## wip/yarrow
## Convolution2D
module Convolution2D(clk, rst, en_conv2d, base_result_addr, pix_base_addr, kernel_base_addr,
							in_pix, completed, pix_done, addrA, addrB, out_pix, kernel_weight
							);
	input signed[15:0]in_pix, kernel_weight;
	input clk, rst, en_conv2d;
	input [13:0]kernel_base_addr;
	input [13:0]pix_base_addr;
	input [13:0]base_result_addr;
	parameter img_width = 48, kernel_size = 3;
	output completed, pix_done;
	output signed[31:0] out_pix;
	output [13:0]addrA, addrB;
	wire en, ack;
	wire [13:0]pix_addr;
	wire [13:0]kernel_addr;
	wire [13:0]result_addr;
	ctrl_conv2D #(img_width, kernel_size) C2(rst, en_conv2d, clk, pix_done, base_result_addr, pix_base_addr, kernel_base_addr, pix_addr, kernel_addr, en, ack, result_addr, completed);	
	pixelpointprocessor #(img_width, kernel_size) P1(rst, en, clk, ack, result_addr, pix_addr, kernel_addr, in_pix, kernel_weight, pix_done, addrA, addrB, out_pix);
endmodule
clock: 10.0 ns
lec_check: 0
cap_margin: 20
core_margin: 2
core_utilization: 46
cts_cluster_diameter: 149
cts_cluster_size: 98
place_density_lb_addon: 0.2
slew_margin: 20
tns_end_percent: 30
run.sh (not shown) runs the stock make flow with config.mk's settings and CLKGATE_MAP_FILE=.
The final layout from wip/yarrow, which completed every stage, passed the timing, design-rule and antenna checks at the end of the flow.
Edits applied to the flow inputs when going from wip/yarrow to wip/xenon:
# wip/yarrow
export LEC_CHECK = 0
export CAP_MARGIN = 20
export CORE_MARGIN = 2
export CORE_UTILIZATION = 46
export CTS_CLUSTER_DIAMETER = 149
export CTS_CLUSTER_SIZE = 98
export PLACE_DENSITY_LB_ADDON = 0.2
export SLEW_MARGIN = 20
export TNS_END_PERCENT = 30
create_clock -name core_clock -period 10.0 [get_ports {clk}]
# wip/xenon
export LEC_CHECK = 0
export ABC_AREA = 1
export CAP_MARGIN = 10
export CELL_PAD_IN_SITES_DETAIL_PLACEMENT = 1
export CORE_MARGIN = 2
export CORE_UTILIZATION = 40
export GPL_TIMING_DRIVEN = 0
export HOLD_SLACK_MARGIN = 0.03
export PLACE_DENSITY_LB_ADDON = 0.09
export SLEW_MARGIN = 25
create_clock -name core_clock -period 10.0 [get_ports {clk}]
### Flow results
Relative to wip/yarrow, wip/xenon improves shortest period the worst path allows. Between wip/xenon and wip/yarrow, it is wip/xenon whose multiplexer area fraction after synthesis is lower, by 0.51 points. On hold slack, wip/yarrow beats wip/xenon. wip/yarrow has lower post-synth area from yosys stat than wip/xenon. Die size: wip/xenon vs wip/yarrow up about 24%. The largest clock skew in the final design was comparable across wip/xenon and wip/yarrow. wip/xenon against wip/yarrow: layout overhead on the synthesized area dropped 0.38 points, initial standard-cell utilization of the core lower.
## Diff of input files: wip/pepper against wip/xenon
# wip/xenon
export LEC_CHECK = 0
export ABC_AREA = 1
export CAP_MARGIN = 10
export CELL_PAD_IN_SITES_DETAIL_PLACEMENT = 1
export CORE_MARGIN = 2
export CORE_UTILIZATION = 40
export GPL_TIMING_DRIVEN = 0
export HOLD_SLACK_MARGIN = 0.03
export PLACE_DENSITY_LB_ADDON = 0.09
export SLEW_MARGIN = 25
create_clock -name core_clock -period 10.0 [get_ports {clk}]
# wip/pepper
export LEC_CHECK = 0
export CAP_MARGIN = 20
export CORE_ASPECT_RATIO = 0.5
export CORE_MARGIN = 2
export CORE_UTILIZATION = 46
export CTS_CLUSTER_DIAMETER = 203
export CTS_CLUSTER_SIZE = 98
export PLACE_DENSITY_LB_ADDON = 0.2
export SETUP_SLACK_MARGIN = 0.29
export SLEW_MARGIN = 20
export TNS_END_PERCENT = 30
create_clock -name core_clock -period 10.0 [get_ports {clk}]
### Flow results
- Summary of the comparison: smallest setup slack after layout is lower in wip/pepper, relative to wip/xenon.
- Measured against each other, wip/xenon and wip/pepper differ in wire length of the first global-routing pass, the lower figure coming from wip/pepper.
- Diff wip/xenon -> wip/pepper | maximum frequency | decrease of 2.8 MHz
- The lower final cell area excluding filler cells came out of wip/pepper.
- Cmp wip/xenon and wip/pepper / data required time of the worst path / higher: wip/xenon
- wip/pepper: non-clock buffer count 60 below wip/xenon
- Going from wip/xenon to wip/pepper, worst-margin pin slew grows by 0.094 ns.
Setup changes, wip/pepper to wip/juniper
# wip/pepper
export LEC_CHECK = 0
export CAP_MARGIN = 20
export CORE_ASPECT_RATIO = 0.5
export CORE_MARGIN = 2
export CORE_UTILIZATION = 46
export CTS_CLUSTER_DIAMETER = 203
export CTS_CLUSTER_SIZE = 98
export PLACE_DENSITY_LB_ADDON = 0.2
export SETUP_SLACK_MARGIN = 0.29
export SLEW_MARGIN = 20
export TNS_END_PERCENT = 30
create_clock -name core_clock -period 10.0 [get_ports {clk}]
# wip/juniper
export LEC_CHECK = 0
export CAP_MARGIN = 10
export CELL_PAD_IN_SITES_DETAIL_PLACEMENT = 2
export CORE_MARGIN = 2
export CORE_UTILIZATION = 40
export SLEW_MARGIN = 20
create_clock -name core_clock -period 10.0 [get_ports {clk}]
Notes after the runs:
Higher pre-placement core utilization was reported by wip/pepper, not wip/juniper.
Measured against each other, wip/pepper and wip/juniper differ in hold slack, the lower figure coming from wip/pepper.
Looking at wip/pepper and wip/juniper, the largest incremental delay on the critical path is a wash.
Relative to wip/pepper, summed area of non-filler cells in the final layout increased by 94 um2 in wip/juniper.
Arrival time at the worst endpoint, wip/pepper and wip/juniper: smaller value in wip/pepper
Delta (wip/juniper minus wip/pepper): post-detailed-placement cell area up about 0.6%, die area up about 14%.
Comparing wip/pepper and wip/juniper, the lower peak clock frequency supported by timing is on wip/juniper.
